==> trial 86: inputs <==
Design i2c_top, start of the top module:
module i2c_top(
input clk, rst, newd, op, stretch,
input [6:0] addr,
input [7:0] din,
output [7:0] dout,
output busy,ack_err,
output done,
output sda, scl
);
export LEC_CHECK = 0
export CAP_MARGIN = 20
export CELL_PAD_IN_SITES_DETAIL_PLACEMENT = 2
export CORE_MARGIN = 2
export CORE_UTILIZATION = 46
export GPL_TIMING_DRIVEN = 0
export HOLD_SLACK_MARGIN = 0.29
export MIN_ROUTING_LAYER = met2
export SLEW_MARGIN = 20
create_clock -name core_clock -period 6.87 [get_ports {clk}]
run.sh (not shown) runs the stock make flow with config.mk's settings and CLKGATE_MAP_FILE=.
==> build 40 (differences from trial 86) <==
- ABC_AREA: not set -> 1
- CELL_PAD_IN_SITES_DETAIL_PLACEMENT: 2 -> not set
- CORE_UTILIZATION: 46 -> 40
- GPL_TIMING_DRIVEN: 0 -> not set
- HOLD_SLACK_MARGIN: 0.29 -> not set
- MAX_ROUTING_LAYER: not set -> met4
- MIN_ROUTING_LAYER: met2 -> not set
==> flow/constraint.sdc (replaced) <==
create_clock -name core_clock -period 10.0 [get_ports {clk}]
set_input_delay 2.0000 -clock core_clock [delete_from_list [all_inputs] [get_ports {clk}]]
set_output_delay 2.0000 -clock core_clock [all_outputs]
set_load 0.01 [all_outputs]
==> trial 16 (differences from trial 86) <==
- ABC_AREA: not set -> 1
- CORE_UTILIZATION: 46 -> 66
- CTS_CLUSTER_SIZE: not set -> 29
- GPL_ROUTABILITY_DRIVEN: not set -> 0
- MIN_ROUTING_LAYER: met2 -> met1
- TNS_END_PERCENT: not set -> 55
==> flow/constraint.sdc (replaced) <==
create_clock -name core_clock -period 6.8 [get_ports {clk}]
set_input_delay 1.3600 -clock core_clock [delete_from_list [all_inputs] [get_ports {clk}]]
set_output_delay 1.3600 -clock core_clock [all_outputs]
set_load 0.01 [all_outputs]
==> impl_metrics.py <==
# Flow results
metrics = {
    "outcome": {
        "outcome": "aborted with a tool error",
        "haltStage": "5_1_grt",
        "firstError": "[ERROR GRT-0116] Global routing finished with congestion. Check the congestion regions in the DRC Viewer.",
    },
    "synthesis": {
        "yosys.area_share.xor_xnor": 0.00830,
        "aoi_share": 0.0823,
        "ys_chip_area_um2": 55900,
        "synth.avg_cell_area_um2": 12.3,
    },
    "grt": {
        "grt_usage": 1.02,
    },
    "clock_tree": {
        "h-tree-depth": 4,
    },
}
-- figures above: trial 86

==> impl_metrics.py <==
# Physical implementation metrics
metrics = {
    "outcome": {
        "outcome": "finished clean",
    },
    "synthesis": {
        "aoi_share": 0.0409,
        "ys_chip_area_um2": 57200,
        "synth.avg_cell_area_um2": 8.46,
        "yosys.area_share.xor_xnor": 0.00306,
    },
    "clock_tree": {
        "h-tree-depth": 4,
    },
}
-- figures above: build 40

==> impl_metrics.py <==
# Flow results
metrics = {
    "synthesis": {
        "ys_chip_area_um2": 57200,
        "aoi_share": 0.0409,
    },
    "outcome": {
        "outcome": "aborted with a tool error",
        "firstError": "[ERROR DPL-0033] detailed placement checks failed during check placement.",
        "haltStage": "3_5_place_dp",
    },
}
-- figures above: trial 16



==> amber: inputs <==
==> flow/design.v <==
module i2c_master(dout,sda,scl,sda_drv,scl_drv,done,ack_err,busy,clk,rst,din,newd,addr,op);
input clk,rst,op,newd;
input [7:0] din;
input [6:0] addr;
output [7:0] dout;
input sda;
input scl;
output sda_drv;
output scl_drv;
output reg done, ack_err, busy;
parameter sys_freq = 40000000; 
parameter i2c_freq = 100000; 
parameter clk_count4 = sys_freq / i2c_freq;
parameter clk_count1 = clk_count4/4;
reg sda_t, scl_t, scl_en;
reg r_scl;
reg [1:0] pulse;
integer count1;
always @(posedge clk) begin
	if(rst) begin
		pulse <= 0;
		count1 <= 0;
	end
	else if(busy == 0) begin
		pulse <= 0;
		count1 <= 0;
	end
	else if(count1 == clk_count1-1) begin
		pulse <= 1;
		count1 <= count1+1;
	end
	else if(count1 == clk_count1*2-1) begin
		pulse <= 2;
		count1 <= count1+1;
	end
	else if(count1 == clk_count1*3-1) begin
		pulse <= 3;
		count1 <= count1+1;
	end
	else if(count1 == clk_count1*4-1) begin
		pulse <= 0;
		count1 <= 0;
	end
	else begin
		count1 <= count1 + 1;
	end
end
typedef enum logic [3:0]
		  {IDLE = 4'd0, 
		  START = 4'd1, 
		  WRITE_ADD = 4'd2, 
		  ACK_1 = 4'd3, 
		  WRITE_DATA = 4'd4, 
		  ACK_2 = 4'd5, 
		  STOP = 4'd6, 
		  MASTER_NACK = 4'd7,
		  READ_DATA = 4'd8} state_type;
state_type state;
reg [7:0] tx_data, rx_data;
reg [7:0] add;
reg sda_en, r_ack;
reg [3:0] bit_count;
always@(posedge clk) begin
	if(rst) begin
		state <= IDLE;
		bit_count <= 0;
		sda_t <= 0;
		scl_t <= 0;
		scl_en <= 1;
		tx_data <= 0;
		add <= 0;
		ack_err <= 0;
		busy <= 0;
		done <= 0;
		sda_en <= 0;
		r_ack <= 0;
		rx_data <= 0;
		r_scl <= 0;
	end
	else
		case(state) 
			IDLE: begin
				done <= 0;
				if(newd) begin
					state <= START;
					tx_data <= din;
					add <= {addr,op};
					busy <= 1;
					ack_err <= 0;
				end
				else begin
					state <= IDLE;
					tx_data <= 0;
					add <= 0;
					busy <= 0;
					ack_err <= 0;
				end
			end
			START: begin
				sda_en <= 1'b1;
				case(pulse)
					0: begin sda_t <= 1'b1; scl_t <= 1; end
					1: begin sda_t <= 1'b1; scl_t <= 1; end
					2: begin sda_t <= 1'b0; scl_t <= 1; end
					3: begin sda_t <= 1'b0; scl_t <= 1; end
				endcase
				if(count1 == clk_count1*4-1) begin
					sda_en <= 1;
					state <= WRITE_ADD;
					scl_t <= 0;
				end
				else begin
					state <= START;
				end
			end 
			WRITE_ADD: begin
				if(bit_count<=7) begin
					case(pulse) 
					0: begin scl_t <= 0; sda_t <= 1'b0; end
					1: begin scl_t <= 0; sda_t <= add[7-bit_count]; end
					2: begin scl_t <= 1;  end
					3: begin scl_t <= 1;  end
					endcase
					if(count1 == clk_count1*4-1) begin
						bit_count <= bit_count + 1;
						scl_t <= 0;
						state <= WRITE_ADD;
					end
					else begin
						state <= WRITE_ADD;
					end
				end
				else begin
					bit_count <= 0;
					state <= ACK_1;
					scl_t <= 0;
					sda_en <= 0;
				end
			end
			ACK_1: begin
				sda_en <= 0;
				case(pulse) 
					0: begin 
						scl_en <= 0;  
						if(count1 == 20)
							r_scl <= scl;
						else 	
							r_scl <= r_scl;
					end
					1: begin 
						scl_en <= 1;
						sda_t<= 1'b0; r_ack <= sda;
						scl_t <= (r_scl == 1'b1) ? 1'b0: 1'b0;
					end
					2: begin 
						scl_en <= 1;
						scl_t <= (r_scl == 1'b1) ? 1'b1: 1'b0;
					end
					3: begin 
						scl_en <= 1;
						scl_t <= (r_scl == 1'b1) ? 1'b1: 1'b0;
					end
				endcase
				if(count1 == clk_count1*4-1) begin
					if(r_scl == 1'b0) 
						state <= ACK_1;
					else if(r_ack == 0 && add[0] == 0) begin
						state <= WRITE_DATA;
						sda_en <= 1;
						scl_t <= 0;
						bit_count <= 0;
					end
					else if(r_ack == 0 && add[0] == 1) begin
						state <= READ_DATA;
						sda_en <= 0;
						scl_t <= 0;
						bit_count <= 0;
					end
					else begin
						state <= STOP;
						sda_en <= 1;
						ack_err <= 1;
					end
				end
				else begin
					state <= ACK_1;
				end
			end
			WRITE_DATA: begin
				sda_en <= 1'b1;
				if(bit_count <= 7) begin
					case(pulse) 
						0: begin scl_t <= 0; sda_t <= 1'b0; end
						1: begin scl_t <= 0; sda_t <= tx_data[7-bit_count]; end
						2: begin scl_t <= 1;  end
						3: begin scl_t <= 1;  end
					endcase
					if(count1 == clk_count1*4-1) begin
						bit_count <= bit_count + 1;
						state <= WRITE_DATA;
						scl_t <= 0;
					end
					else 
						state <= WRITE_DATA;
				end
				else begin
					state <= ACK_2;
					bit_count <= 0;
					sda_en <= 0;
				end
			end
			READ_DATA: begin
				sda_en <= 0;
				if(bit_count <= 7) begin
					case(pulse) 
						0: begin scl_t <= 0; sda_t <= 1'b0; end
						1: begin scl_t <= 0; sda_t <= 1'b0;end
						2: begin scl_t <= 1; rx_data <= (count1 == 200)?{rx_data[6:0],sda}: rx_data; end
						3: begin scl_t <= 1;  end
					endcase
					if(count1 == clk_count1*4-1) begin
						bit_count <= bit_count + 1;
						state <= READ_DATA;
						scl_t <= 0;
					end
					else 
						state <= READ_DATA;
				end
				else begin
					state <= MASTER_NACK;
					bit_count <= 0;
					sda_en <= 1;
				end
			end
			ACK_2: begin
				sda_en <= 0;
				case(pulse) 
					0: begin scl_t <= 0; sda_t <= 1'b0; end
					1: begin scl_t <= 0; sda_t <= 1'b0;end
					2: begin scl_t <= 1; sda_t<= 1'b0; r_ack <= 0; end
					3: begin scl_t <= 1;  end
				endcase
				if(count1 == clk_count1*4-1) begin
					scl_t <= 1;
					sda_t <= 0;
					if(r_ack == 0) begin
						state <= STOP;
						sda_en <= 1;
					end
					else begin
						state <= STOP;
						sda_en <= 1;
						ack_err <= 1;
					end
				end
				else begin
					state <= ACK_2;
				end
			end
			MASTER_NACK: begin
				sda_en <= 1;
				case(pulse) 
					0: begin scl_t <= 0; sda_t <= 1'b1; end
					1: begin scl_t <= 0; sda_t <= 1'b1; end
					2: begin scl_t <= 1; sda_t <= 1'b1; end
					3: begin scl_t <= 1; sda_t <= 1'b1; end
				endcase
				if(count1== clk_count1*4-1) begin
					scl_t <= 1;
					sda_t <= 0;
					state <= STOP;
				end
				else 
					state <= MASTER_NACK;
			end
			STOP: begin
				case(pulse) 
					0: begin scl_t <= 1; sda_t <= 1'b0; end
					1: begin scl_t <= 1; sda_t <= 1'b0; end
					2: begin scl_t <= 1; sda_t <= 1'b1; end
					3: begin scl_t <= 1; sda_t <= 1'b1; end
				endcase
				if(count1== clk_count1*4-1) begin
					state <= IDLE;
					done <= 1;
					busy <= 0;
					sda_en <= 1;
					scl_t <= 0;
				end
				else 
					state <= STOP;
			end
		endcase
end
assign sda_drv = (sda_en)?(sda_t==1'b0)?1'b0:1'b1:1'b1;
assign scl_drv = (scl_en==1'b1) ? scl_t : 1'b1;
assign dout = rx_data;
endmodule
module i2c_Slave(scl,sda,sda_drv,scl_drv,ack_err,clk,rst,stretch,done);
input scl,clk,rst,stretch;
input sda;
output sda_drv, scl_drv;
output reg done,ack_err;
reg sda_en,sda_t,scl_t,scl_en;
parameter sys_freq = 40000000;
parameter i2c_freq = 100000;  
parameter clk_count4 = sys_freq/i2c_freq;
parameter clk_count1 = clk_count4/4;
integer count1,i;
reg [1:0] pulse;
reg [7:0] mem[128];
reg busy;
reg [7:0] din,dout;
reg r_mem,w_mem;
reg [6:0] addr;
reg [7:0] r_addr;
always@(posedge clk) begin
	if(rst) begin
		for(i = 0;i<128;i=i+1) 
			mem[i] <= i;
		dout <= 8'b0;
	end
	else if(r_mem == 1'b1)
		dout <= mem[addr];
	else if(w_mem == 1'b1)
		mem[addr] <= din;
end
always@(posedge clk) begin
	if(rst) begin
		pulse <= 0;
		count1 <= 0;
	end
	else if(busy == 1'b0) begin
		pulse <= 2;
		count1 <= 202;
	end
	else if(count1 == clk_count1-1)begin
		pulse <= 1;
		count1 <= count1 + 1;
    end
	else if(count1 == clk_count1*2-1)begin
		pulse <= 2;
		count1 <= count1 + 1;
    end
	else if(count1 == clk_count1*3-1)begin
		pulse <= 3;
		count1 <= count1 + 1;
    end
	else if(count1 == clk_count1*4-1) begin
		pulse <= 0;
		count1 <= 0;
	end
	else begin
		count1 <= count1 + 1;
	end
end
typedef enum logic [3:0] {idle = 0, read_addr = 1, send_ack1 = 2, send_data = 3, master_ack = 4, read_data = 5, send_ack2 = 6, wait_p = 7, detect_stop = 8,wait_stretch = 9} state_type;
state_type state;
reg [3:0] bitcnt;
reg r_ack;
always@(posedge clk) begin
	if(rst) begin
		state <= idle;
		bitcnt <= 0;
		busy <= 0;
		din <= 8'd0;
		done <= 0;
		ack_err <= 0;
		sda_en <= 0;
		sda_t <= 0;
		r_mem <= 0;
		r_addr <= 0;
		addr <= 0;
		scl_t <= 0;
		scl_en <= 0;
		w_mem <= 0;
		r_ack <= 0;
	end
	else begin
		case(state) 
			idle: begin
				done <= 0;
				sda_en <= 1'b0;
				scl_en <= 0;
				if(sda == 1'b0 && scl == 1'b1) begin
					state <= wait_p;
					busy <= 1;
				end
				else 
					state <= idle;
			end
			wait_p: begin
				if(pulse == 2'b11 && count1 == 399) begin
					state <= read_addr;
				end
				else 
					state <= wait_p;
			end
			read_addr: begin
				sda_en <= 0;
				if(bitcnt <= 7) begin
					case(pulse)
						0: begin end
						1: begin end
						2: begin r_addr <= (count1==200)?{r_addr[6:0],sda}:r_addr; end
						3: begin end
					endcase
					if(count1 == clk_count1*4-1) begin
						bitcnt <= bitcnt + 1;
						state <= read_addr;
					end
					else 
						state <= read_addr;
			     end
					else begin
						if(stretch == 1'b1) begin
							state <= wait_stretch;
							bitcnt <= 0;
							scl_en <= 1;
							addr <= r_addr[7:1];
						end
						else begin
							state <= send_ack1;
							bitcnt <= 0;
							sda_en <= 1;
							scl_en <= 0;
							addr <= r_addr[7:1];
						end
					end
			end
			wait_stretch: begin
				case(pulse) 
					0: begin 
						scl_en <= 1;
						scl_t <= 0;
					end
					1: begin 
					   scl_en <= 1;
					   scl_t <= 0;
					 end
					2: begin scl_en <= 0;end
					3: begin end
				endcase
				if(count1 == clk_count1*4-1) begin
						if(stretch == 1'b1)
							state <= wait_stretch;
						else begin
							state <= send_ack1;
							scl_en <= 1'b0;
							sda_en <= 1'b1;
						end
					end
					else 
					   state <= wait_stretch;
			end
			send_ack1: begin
				sda_en <= 1;
				case(pulse)
					0: begin sda_t <= 0; scl_en <= 1; scl_t <= 1; end
					1: begin scl_en <= 0; end
					2: begin end
					3: begin end
				endcase
				if(count1 == clk_count1*4-1) begin
					if(r_addr[0] == 1'b0) begin
						state <= read_data;
						r_mem <= 1'b0;
					end
					else begin
						state <= send_data;
						r_mem <= 1'b1;
					end
				end
				else 
					state <= send_ack1;
			end
			send_data: begin
				sda_en <= 1;
				if(bitcnt <= 7) begin
					r_mem <= 0;
					case(pulse)
					0: begin end
					1: begin sda_t <= (count1==100)?dout[7-bitcnt] : sda_t; end
					2: begin end
					3: begin end
					endcase
					if(count1 == clk_count1*4-1) begin
						bitcnt<= bitcnt + 1;
						state <= send_data;
					end
					else begin
						state <= send_data;
					end
				end
				else begin
					state <= master_ack;
					bitcnt <= 0;
					sda_en <= 0;
				end
			end
			read_data: begin
				sda_en <= 0;
				if(bitcnt<= 7) begin
					case(pulse)
					0: begin end
					1: begin end
					2: begin din <=(count1==200)?{din[6:0],sda}:din; end
					3: begin end
					endcase
					if(count1 == clk_count1*4-1) begin
						state<= read_data;
						bitcnt <= bitcnt + 1;
					end
					else	
						state <= read_data;
				end
				else begin
					state <= send_ack2;
					bitcnt <= 0;
					sda_en <= 1;
					w_mem <= 1;
				end
			end
			send_ack2: begin
			sda_en <= 1;
				case(pulse)
					0: begin sda_t <= 0; end
					1: begin w_mem <= 0; end
					2: begin end
					3: begin end
				endcase
				if(count1 == clk_count1*4-1) begin
					state <= detect_stop;
					sda_en <= 0;
				end
				else 
					state <= send_ack2;
			end
			master_ack: begin
				case(pulse)
					0: begin end
					1: begin end
					2: begin r_ack <=(count1==200)?sda:r_ack; end
					3: begin end
				endcase
				if(count1 == clk_count1*4-1) begin
					if(r_ack == 1'b1) begin
						state <= detect_stop;
						sda_en <= 0;
						ack_err <= 1;
					end
					else begin
						state <= detect_stop;
						sda_en <= 0;
						ack_err <= 0;
					end
				end
				else 
					state <= master_ack;
			end
			detect_stop: begin
				sda_en <= 0;
				if(count1 == 399 && pulse == 2'b11) begin
					state <= idle;
					done <= 1;
					busy <= 0;
				end
				else 
					state <= detect_stop;
			end
			default: state <= idle;
		endcase
	end
end
assign sda_drv = (sda_en==1'b1)?sda_t:1'b1;
assign scl_drv = (scl_en == 1'b1) ? scl_t: 1'b1;
endmodule
`timescale 1ns / 1ps
module i2c_top(
input clk, rst, newd, op, stretch,
input [6:0] addr,
input [7:0] din,
output [7:0] dout,
output busy,ack_err,
output done,
output sda, scl
);
wire ack_errm, ack_errs;
wire sda_m, scl_m, sda_s, scl_s;
i2c_master master (dout,sda,scl,sda_m,scl_m,done,ack_errm,busy,clk,rst,din,newd,addr,op);
i2c_Slave slave (.clk(clk),.rst(rst),.stretch(stretch),.sda(sda),.scl(scl),.sda_drv(sda_s),.scl_drv(scl_s),.ack_err(ack_errs),.done() );
assign sda = sda_m & sda_s;
assign scl = scl_m & scl_s;
assign ack_err = ack_errs | ack_errm;
endmodule
==> flow/run.sh <==
#!/bin/bash
# the make line also repeats each setting of config.mk as NAME=value (left out here)
make -C /OpenROAD-flow-scripts/flow DESIGN_CONFIG=/design/flow/config.mk WORK_HOME=/design/flow/orfs CLKGATE_MAP_FILE= finish
==> flow/config.mk <==
export PLATFORM = sky130hd
export DESIGN_NAME = i2c_top
export DESIGN_NICKNAME = i2c_top
export VERILOG_FILES = /design/flow/design.v
export SDC_FILE = /design/flow/constraint.sdc
export NUM_CORES = 4
export LEC_CHECK = 0
export ABC_AREA = 0
export CAP_MARGIN = 30
export CELL_PAD_IN_SITES_GLOBAL_PLACEMENT = 3
export CORE_ASPECT_RATIO = 1.86
export CORE_MARGIN = 2
export CORE_UTILIZATION = 70
export MIN_ROUTING_LAYER = met1
export PLACE_DENSITY_LB_ADDON = 0.1
export SETUP_SLACK_MARGIN = 1.9
export SLEW_MARGIN = 35
export TNS_END_PERCENT = 65
==> flow/constraint.sdc <==
create_clock -name core_clock -period 6.57 [get_ports {clk}]
set_input_delay 1.3140 -clock core_clock [delete_from_list [all_inputs] [get_ports {clk}]]
set_output_delay 1.3140 -clock core_clock [all_outputs]
set_load 0.01 [all_outputs]
==> juniper: changes against amber <==
==> flow/config.mk (replaced) <==
export PLATFORM = sky130hd
export DESIGN_NAME = i2c_top
export DESIGN_NICKNAME = i2c_top
export VERILOG_FILES = /design/flow/design.v
export SDC_FILE = /design/flow/constraint.sdc
export NUM_CORES = 4
export LEC_CHECK = 0
export CAP_MARGIN = 20
export CORE_MARGIN = 2
export CORE_UTILIZATION = 72
export CTS_CLUSTER_DIAMETER = 364
export CTS_CLUSTER_SIZE = 15
export PLACE_DENSITY_LB_ADDON = 0.04
export SETUP_SLACK_MARGIN = 0.4
export SLEW_MARGIN = 40
==> flow/constraint.sdc (replaced) <==
create_clock -name core_clock -period 2.87 [get_ports {clk}]
set_input_delay 0.5740 -clock core_clock [delete_from_list [all_inputs] [get_ports {clk}]]
set_output_delay 0.5740 -clock core_clock [all_outputs]
set_load 0.01 [all_outputs]
==> out/summary.rpt <==
=================================================
Outcome ............................ did not finish
Core outline area ..................  79210 sq um
Stop stage ......................... global placement without I/O (3_1_place_gp_skip_io)
Overall die height .................     389.4 um
Width of the die ...................     211.2 um
Net count after synthesis ..........         4582
Chip area ..........................  82260 sq um
Effective utilization at floorplan .       0.7058
Number of rows in the core area ....          141
First logged error message ......... [ERROR FLW-0024] Place density exceeds 1.0 (current PLACE_DENSITY_LB_ADDON =  0.1). Please check if the value of  PLACE_DENSITY_LB_ADDON is between 0 and 0.99.
=================================================
the above is filed under amber

==> out/summary.rpt <==
=================================================
Effective utilization at floorplan .       0.7241
Chip area ..........................  79900 sq um
Net count after synthesis ..........         4582
Number of rows in the core area ....          102
Outcome ............................  timing/DRC/antenna clean
Overall die height .................     282.7 um
=================================================
the above is filed under juniper

